// axis_uart_v1_0
module axis_uart_v1_0 #(
	parameter integer BAUD_PRESCALER = 10,	 
	parameter integer PARITY = 0, 			 
	parameter integer BYTE_SIZE = 8, 		 
	parameter integer STOP_BITS = 0, 		 
	parameter integer FIFO_DEPTH = 16,		 
	parameter integer FLOW_CONTROL = 1,		 
	parameter integer DYNAMIC_CONFIG = 1	 
)
(
	input wire aclk,
	input wire aresetn,
	input wire [23:0]s_axis_config_tdata,	 
	input wire s_axis_config_tvalid,
	output wire s_axis_config_tready,
	input wire [15:0]s_axis_tdata,
	input wire s_axis_tvalid,
	output wire s_axis_tready,
	output wire [15:0]m_axis_tdata,
	output wire m_axis_tuser,				 
	output wire m_axis_tvalid,
	input wire m_axis_tready,
	output wire tx,
	input wire rx,
	output wire rts,						 
	input wire cts							 
);
wire s_axis_config_tx_tready;
wire s_axis_config_rx_tready;
assign s_axis_config_tready = (DYNAMIC_CONFIG) ? s_axis_config_tx_tready & s_axis_config_rx_tready : 1'b0;
uart_tx #(
	.BAUD_PRESCALER(BAUD_PRESCALER),
	.PARITY(PARITY),
	.BYTE_SIZE(BYTE_SIZE),
	.STOP_BITS(STOP_BITS),
	.FIFO_DEPTH(FIFO_DEPTH)
) uart_tx_inst (
	.aclk(aclk),
	.aresetn(aresetn),
	.s_axis_config_tdata(s_axis_config_tdata),
	.s_axis_config_tvalid((DYNAMIC_CONFIG) ? (s_axis_config_tvalid & s_axis_config_rx_tready) : 1'b0),
	.s_axis_config_tready(s_axis_config_tx_tready),
	.s_axis_tdata(s_axis_tdata),
	.s_axis_tvalid(s_axis_tvalid),
	.s_axis_tready(s_axis_tready),
	.txd(tx),
	.ctsn(FLOW_CONTROL ? cts : 1'b0)
);
uart_rx #(
	.BAUD_PRESCALER(BAUD_PRESCALER),
	.PARITY(PARITY),
	.BYTE_SIZE(BYTE_SIZE),
	.STOP_BITS(STOP_BITS),
	.FIFO_DEPTH(FIFO_DEPTH)
) uart_rx_inst (
	.aclk(aclk),
	.aresetn(aresetn),
	.s_axis_config_tdata(s_axis_config_tdata),
	.s_axis_config_tvalid((DYNAMIC_CONFIG) ? (s_axis_config_tvalid & s_axis_config_tx_tready) : 1'b0),
	.s_axis_config_tready(s_axis_config_rx_tready),
	.m_axis_tdata(m_axis_tdata),
	.m_axis_tuser(m_axis_tuser),
	.m_axis_tvalid(m_axis_tvalid),
	.m_axis_tready(m_axis_tready),
	.rxd(rx),
	.rtsn(rts)
);
endmodule
Size in the first run: roughly 69 I/O pins.
Settings: LEC_CHECK=0, ABC_AREA=0, CAP_MARGIN=20, CELL_PAD_IN_SITES_DETAIL_PLACEMENT=2, CORE_ASPECT_RATIO=0.86, CORE_MARGIN=10, CORE_UTILIZATION=40, GPL_ROUTABILITY_DRIVEN=0, HOLD_SLACK_MARGIN=0.07, MAX_ROUTING_LAYER=met4, MIN_ROUTING_LAYER=met2, PLACE_DENSITY_LB_ADDON=0.14, SLEW_MARGIN=20; clock period 4.15 ns.
run.sh (not shown) runs the stock make flow with config.mk's settings and CLKGATE_MAP_FILE=.
Next try:
ABC_AREA = default   (was 0)
CELL_PAD_IN_SITES_DETAIL_PLACEMENT = default   (was 2)
CORE_ASPECT_RATIO = default   (was 0.86)
CORE_MARGIN = 2   (was 10)
CORE_UTILIZATION = 63   (was 40)
GPL_ROUTABILITY_DRIVEN = default   (was 0)
HOLD_SLACK_MARGIN = default   (was 0.07)
MIN_ROUTING_LAYER = default   (was met2)
PLACE_DENSITY_LB_ADDON = default   (was 0.14)
clock period = 8.0 ns   (was 4.15 ns; I/O delays follow)
What happened: Synthesized area is unchanged; global-route usage came out lower by 4.6 points; non-clock buffer count goes down by 61; total power went down by well over a third; sequential share of layout area climbs by 1.7 points.
Next try:
CAP_MARGIN = 0   (was 20)
CELL_PAD_IN_SITES_GLOBAL_PLACEMENT = 1   (was default)
CORE_ASPECT_RATIO = 1.35   (was default)
HOLD_SLACK_MARGIN = 0.14   (was default)
Outcome:
- hold slack gets worse by 0.0083 ns
- non-clock buffer count drops by 8
- synthesized cell count is unchanged
- utilization drops by 0.17 points
Next try:
CAP_MARGIN = 20   (was 0)
CELL_PAD_IN_SITES_GLOBAL_PLACEMENT = default   (was 1)
CORE_ASPECT_RATIO = default   (was 1.35)
CORE_UTILIZATION = 40   (was 63)
HOLD_SLACK_MARGIN = default   (was 0.14)
MAX_ROUTING_LAYER = default   (was met4)
clock period = 9.21 ns   (was 8.0 ns; I/O delays follow)
=>
- area after synthesis does not change
- power went down by a little under a tenth
- utilization went down by 25 points
- clock-buffer cell count went up by 25
- flip-flop count stays the same
- first-iteration DRC count went down by roughly a tenth
Next try:
CORE_UTILIZATION = 67   (was 40)
CTS_CLUSTER_DIAMETER = 331   (was default)
CTS_CLUSTER_SIZE = 32   (was default)
clock period = 6.48 ns   (was 9.21 ns; I/O delays follow)
What happened:
- sequential share of layout area came out higher by 3.5 points
- die area falls by well over a third
- clock power drops by well over a third
- power increases by roughly a tenth
Next try:
CORE_UTILIZATION = 40   (was 67)
CTS_CLUSTER_DIAMETER = default   (was 331)
CTS_CLUSTER_SIZE = default   (was 32)
MAX_ROUTING_LAYER = met4   (was default)
PLACE_DENSITY_LB_ADDON = 0.14   (was default)
clock period = 8.0 ns   (was 6.48 ns; I/O delays follow)
The changed run completed without violations.
Design area grows by 6.2%.
Global-route usage came out lower by 10 points.
Cell count increases by 16%.
Utilization drops by 26 points.
Flip-flop count is unchanged.
Clock skew goes up by 0.0076 ns.
Hold slack degrades by 0.034 ns.
Combinational power went down by 18%.
Worst setup slack improves by 0.95 ns.


Starting RTL as in the previous note.
// axis_uart_v1_0
module axis_uart_v1_0 #(
	parameter integer BAUD_PRESCALER = 10,	 
	parameter integer PARITY = 0, 			 
	parameter integer BYTE_SIZE = 8, 		 
	parameter integer STOP_BITS = 0, 		 
	parameter integer FIFO_DEPTH = 16,		 
	parameter integer FLOW_CONTROL = 1,		 
	parameter integer DYNAMIC_CONFIG = 1	 
)
(
	input wire aclk,
	input wire aresetn,
	input wire [23:0]s_axis_config_tdata,	 
	input wire s_axis_config_tvalid,
	output wire s_axis_config_tready,
	input wire [15:0]s_axis_tdata,
	input wire s_axis_tvalid,
	output wire s_axis_tready,
	output wire [15:0]m_axis_tdata,
	output wire m_axis_tuser,				 
	output wire m_axis_tvalid,
	input wire m_axis_tready,
	output wire tx,
	input wire rx,
	output wire rts,						 
	input wire cts							 
);
==> flow/config.mk <==
export PLATFORM = sky130hd
export DESIGN_NAME = axis_uart_v1_0
export DESIGN_NICKNAME = axis_uart_v1_0
export VERILOG_FILES = /design/flow/design.v
export SDC_FILE = /design/flow/constraint.sdc
export NUM_CORES = 4
export LEC_CHECK = 0
export ABC_AREA = 0
export CAP_MARGIN = 15
export CELL_PAD_IN_SITES_GLOBAL_PLACEMENT = 3
export CORE_MARGIN = 8
export CORE_UTILIZATION = 46
export CTS_CLUSTER_DIAMETER = 351
export GPL_ROUTABILITY_DRIVEN = 1
export GPL_TIMING_DRIVEN = 0
export HOLD_SLACK_MARGIN = 0.26
export MIN_ROUTING_LAYER = met2
export PLACE_DENSITY_LB_ADDON = 0.16
export SETUP_SLACK_MARGIN = 0.33
export SLEW_MARGIN = 40
export TNS_END_PERCENT = 90
==> flow/constraint.sdc <==
create_clock -name core_clock -period 4.65 [get_ports {aclk}]
set_input_delay 0.9300 -clock core_clock [delete_from_list [all_inputs] [get_ports {aclk}]]
set_output_delay 0.9300 -clock core_clock [all_outputs]
set_load 0.01 [all_outputs]
The baseline went through all stages and came out clean.
==> next run, changes <==
- ABC_AREA: 0 -> default
- CAP_MARGIN: 15 -> 20
- CELL_PAD_IN_SITES_GLOBAL_PLACEMENT: 3 -> default
- CORE_MARGIN: 8 -> 2
- CORE_UTILIZATION: 46 -> 40
- CTS_CLUSTER_DIAMETER: 351 -> default
- GPL_ROUTABILITY_DRIVEN: 1 -> default
- GPL_TIMING_DRIVEN: 0 -> default
- HOLD_SLACK_MARGIN: 0.26 -> default
- MIN_ROUTING_LAYER: met2 -> default
- PLACE_DENSITY_LB_ADDON: 0.16 -> default
- SETUP_SLACK_MARGIN: 0.33 -> default
- SLEW_MARGIN: 40 -> 20
- TNS_END_PERCENT: 90 -> default
- clock period: 4.65 -> 5.79 ns (I/O delays scaled with it)
=> The changed run completed without violations; total power is lower by 21%; combinational power is lower by 33%; synthesized area is unchanged; die size is higher by 5.6%; first-iteration DRC count is lower by 61%; clock skew is higher by 0.011 ns; final cell count is lower by 1.5%; global-route usage is lower by 13 points.
==> next run, changes <==
- CORE_UTILIZATION: 40 -> 66
- MAX_ROUTING_LAYER: default -> met4
- SETUP_SLACK_MARGIN: default -> 1.56
- clock period: 5.79 -> 6.48 ns (I/O delays scaled with it)
Outcome: The new run passed the timing, DRC and antenna checks; synthesized cell count is unchanged; register-to-register slack improved by 0.41 ns; first-iteration DRC count climbs by 5.3%; via count climbs by 1.4%; die area drops by 39%; non-clock buffer count climbs by 16; setup slack improved by 0.88 ns.
==> next run, changes <==
- CORE_UTILIZATION: 66 -> 50
- MAX_ROUTING_LAYER: met4 -> default
- SETUP_SLACK_MARGIN: 1.56 -> 1.51
- clock period: 6.48 -> 8.0 ns (I/O delays scaled with it)
Outcome:
- die area went up by 31%
- total power decreases by 18%
- routed wire length came out higher by 5.2%
- global-route usage is lower by 7.2 points


axis_uart_v1_0 again, from the RTL that the note above started with.
Settings: LEC_CHECK=0, ABC_AREA=1, CAP_MARGIN=20, CORE_MARGIN=2, CORE_UTILIZATION=72, CTS_CLUSTER_SIZE=76, PLACE_DENSITY_LB_ADDON=0.01, SLEW_MARGIN=20; clock period 3.27 ns.
The starting point ran to the end with violations: negative setup slack.
Edit:
- HOLD_SLACK_MARGIN: default -> 0.29
- SETUP_SLACK_MARGIN: default -> 0.45
=> The changed run completed with no timing, DRC or antenna violations; sequential power hardly moves; die area stays the same; worst setup slack gains 0.38 ns; total power grows by about 4%; fmax grows by about 13%; sequential cell count does not change; wire length grows by 3.3%; sequential share of layout area shrinks by 1.1 points.
Edit:
- ABC_AREA: 1 -> default
- CTS_CLUSTER_SIZE: 76 -> 40
- HOLD_SLACK_MARGIN: 0.29 -> default
- PLACE_DENSITY_LB_ADDON: 0.01 -> 0.0
- SETUP_SLACK_MARGIN: 0.45 -> 0.82
- clock period: 3.27 -> 3.22 ns (I/O delays scaled with it)
Result: The changed run completed, yet does not pass: negative setup slack. Non-clock buffer count is higher by 178. Cell count is lower by 17%. Synthesized cell count is lower by 25%. Design area climbs by 9.8%. Routed wire length grows by about 30%. Combinational power rises by 11%. Sequential power is about the same.
Edit:
- ABC_AREA: default -> 1
- CTS_CLUSTER_DIAMETER: default -> 362
- CTS_CLUSTER_SIZE: 40 -> default
- PLACE_DENSITY_LB_ADDON: 0.0 -> default
- SETUP_SLACK_MARGIN: 0.82 -> default
The changed run finished clean.
Maximum frequency grows by 19%.
Via count is higher by 1.4%.
Clock power climbs by about 2%.
Worst hold slack improved by 0.042 ns.
Worst setup slack is better by 0.60 ns.
Sequential share of layout area climbs by 5.4 points.
Wire length goes down by 27%.
Cell count is higher by 21%.
Final area shrinks by 11%.
Total power drops by 5.6%.


job 574:
axis_uart_v1_0 again, from the RTL that the note above started with.
Design axis_uart_v1_0, start of the top module:
module axis_uart_v1_0 #(
	parameter integer BAUD_PRESCALER = 10,	 
	parameter integer PARITY = 0, 			 
	parameter integer BYTE_SIZE = 8, 		 
	parameter integer STOP_BITS = 0, 		 
	parameter integer FIFO_DEPTH = 16,		 
	parameter integer FLOW_CONTROL = 1,		 
	parameter integer DYNAMIC_CONFIG = 1	 
)
(
	input wire aclk,
	input wire aresetn,
	input wire [23:0]s_axis_config_tdata,	 
	input wire s_axis_config_tvalid,
	output wire s_axis_config_tready,
	input wire [15:0]s_axis_tdata,
	input wire s_axis_tvalid,
	output wire s_axis_tready,
	output wire [15:0]m_axis_tdata,
	output wire m_axis_tuser,				 
	output wire m_axis_tvalid,
	input wire m_axis_tready,
	output wire tx,
	input wire rx,
	output wire rts,						 
	input wire cts							 
);
wire s_axis_config_tx_tready;
wire s_axis_config_rx_tready;
assign s_axis_config_tready = (DYNAMIC_CONFIG) ? s_axis_config_tx_tready & s_axis_config_rx_tready : 1'b0;
uart_tx #(
	.BAUD_PRESCALER(BAUD_PRESCALER),
	.PARITY(PARITY),
	.BYTE_SIZE(BYTE_SIZE),
	.STOP_BITS(STOP_BITS),
	.FIFO_DEPTH(FIFO_DEPTH)
) uart_tx_inst (
	.aclk(aclk),
	.aresetn(aresetn),
	.s_axis_config_tdata(s_axis_config_tdata),
	.s_axis_config_tvalid((DYNAMIC_CONFIG) ? (s_axis_config_tvalid & s_axis_config_rx_tready) : 1'b0),
	.s_axis_config_tready(s_axis_config_tx_tready),
	.s_axis_tdata(s_axis_tdata),
	.s_axis_tvalid(s_axis_tvalid),
	.s_axis_tready(s_axis_tready),
	.txd(tx),
	.ctsn(FLOW_CONTROL ? cts : 1'b0)
);
uart_rx #(
	.BAUD_PRESCALER(BAUD_PRESCALER),
	.PARITY(PARITY),
	.BYTE_SIZE(BYTE_SIZE),
	.STOP_BITS(STOP_BITS),
	.FIFO_DEPTH(FIFO_DEPTH)
) uart_rx_inst (
	.aclk(aclk),
	.aresetn(aresetn),
	.s_axis_config_tdata(s_axis_config_tdata),
	.s_axis_config_tvalid((DYNAMIC_CONFIG) ? (s_axis_config_tvalid & s_axis_config_tx_tready) : 1'b0),
	.s_axis_config_tready(s_axis_config_rx_tready),
	.m_axis_tdata(m_axis_tdata),
	.m_axis_tuser(m_axis_tuser),
	.m_axis_tvalid(m_axis_tvalid),
	.m_axis_tready(m_axis_tready),
  ...
make LEC_CHECK=0 ABC_AREA=0 CAP_MARGIN=15 CELL_PAD_IN_SITES_GLOBAL_PLACEMENT=3 CORE_MARGIN=8 CORE_UTILIZATION=46 CTS_CLUSTER_DIAMETER=351 GPL_ROUTABILITY_DRIVEN=1 GPL_TIMING_DRIVEN=0 HOLD_SLACK_MARGIN=0.26 MIN_ROUTING_LAYER=met2 PLACE_DENSITY_LB_ADDON=0.16 SETUP_SLACK_MARGIN=0.33 SLEW_MARGIN=20 TNS_END_PERCENT=90 finish   # period 4.65 ns
Job 574 completed end to end with timing, DRC and antenna clean.
Here is what was changed in the inputs of job 4279 compared with job 574.
- changing CAP_MARGIN from 15 to 20
- removing GPL_ROUTABILITY_DRIVEN (formerly 1)
- removing GPL_TIMING_DRIVEN (formerly 0)
- removing SETUP_SLACK_MARGIN (formerly 0.33)
- changing CORE_MARGIN from 8 to 2
- removing CTS_CLUSTER_DIAMETER (formerly 351)
- removing HOLD_SLACK_MARGIN (formerly 0.26)
- changing CORE_UTILIZATION from 46 to 64
- removing PLACE_DENSITY_LB_ADDON (formerly 0.16)
- removing ABC_AREA (formerly 0)
- removing CELL_PAD_IN_SITES_GLOBAL_PLACEMENT (formerly 3)
- removing TNS_END_PERCENT (formerly 90)
- removing MIN_ROUTING_LAYER (formerly met2)
- changing the clock period (ns, I/O delays scaled along) from 4.65 to 6.48
Results
met2 layer wire length in the routed design, job 4279 and job 574, lower one = job 4279.
Job 4279 reports a lower total power than job 574 does.
Met3 wirelength from detailed routing (higher): job 574
Inputs modified between job 4279 and job 7359:
- changing CORE_UTILIZATION from 64 to 56
- changing the clock period (ns, I/O delays scaled along) from 6.48 to 3.22
### Flow results
- Between job 4279 and job 7359, placement row count increased.
- Relative to job 4279, sequential share of power decreased by 2.8 points in job 7359.
- Looking at sequential share of layout area, job 7359 sits 2.3 points below job 4279.
- Job 7359 finished every stage; the final checks, however, were not passed, the failures being negative setup slack.
- Diff job 4279 -> job 7359: cell area went up about 4.7%; overall die height picked up an extra about 7%; CTS sink count shows no meaningful change.
[inputs] job 8164 vs job 7359
- CORE_UTILIZATION: 56 -> 41
- the clock period (ns, I/O delays scaled along): 3.22 -> 5.79
- Job 8164 finished every step from synthesis to the final layout, and the layout passed the timing, DRC and antenna checks.
- On total power: between job 8164 and job 7359, it ends up lower for job 8164.
- Job 8164 ends up with higher fraction of power spent switching nets than job 7359 does.
- Comparing job 8164 and job 7359, the lower power share of the clock group was measured on job 7359.
- HPWL reported at the end of detailed placement of job 8164 is on par with job 7359.
- Utilization for job 8164: 19 points down relative to job 7359
> inputs changed (job 8164 -> job 5527)
- swapping 41 for 72 in CORE_UTILIZATION
- putting SETUP_SLACK_MARGIN at 0.93 where nothing was set
- putting PLACE_DENSITY_LB_ADDON at 0.01 where nothing was set
- swapping 5.79 for 3.27 in the clock period (ns, I/O delays scaled along)
Notes after the runs:
- From the logs: job 5527 reached the end of the flow and failed the layout checks with negative setup slack.
- Job 5527 vs. job 8164: power consumption moved up, first-pass iteration count of the detailed router moved up, setup slack moved down, clock buffer count in the final layout moved down, critical path data required time moved down.
- In the metrics for job 8164 and job 5527, the one carrying the higher sequential share of layout area is job 8164.
- Where internal power of the cells is concerned, job 8164 is better than job 5527.
- Of job 8164 and job 5527, the run reporting the higher worst hold slack was job 8164.
- [job 5527 vs job 8164] non-clock buffer count: higher in job 5527
- Cell count: job 5527 < job 8164
Power and IR drop assume default switching activity.
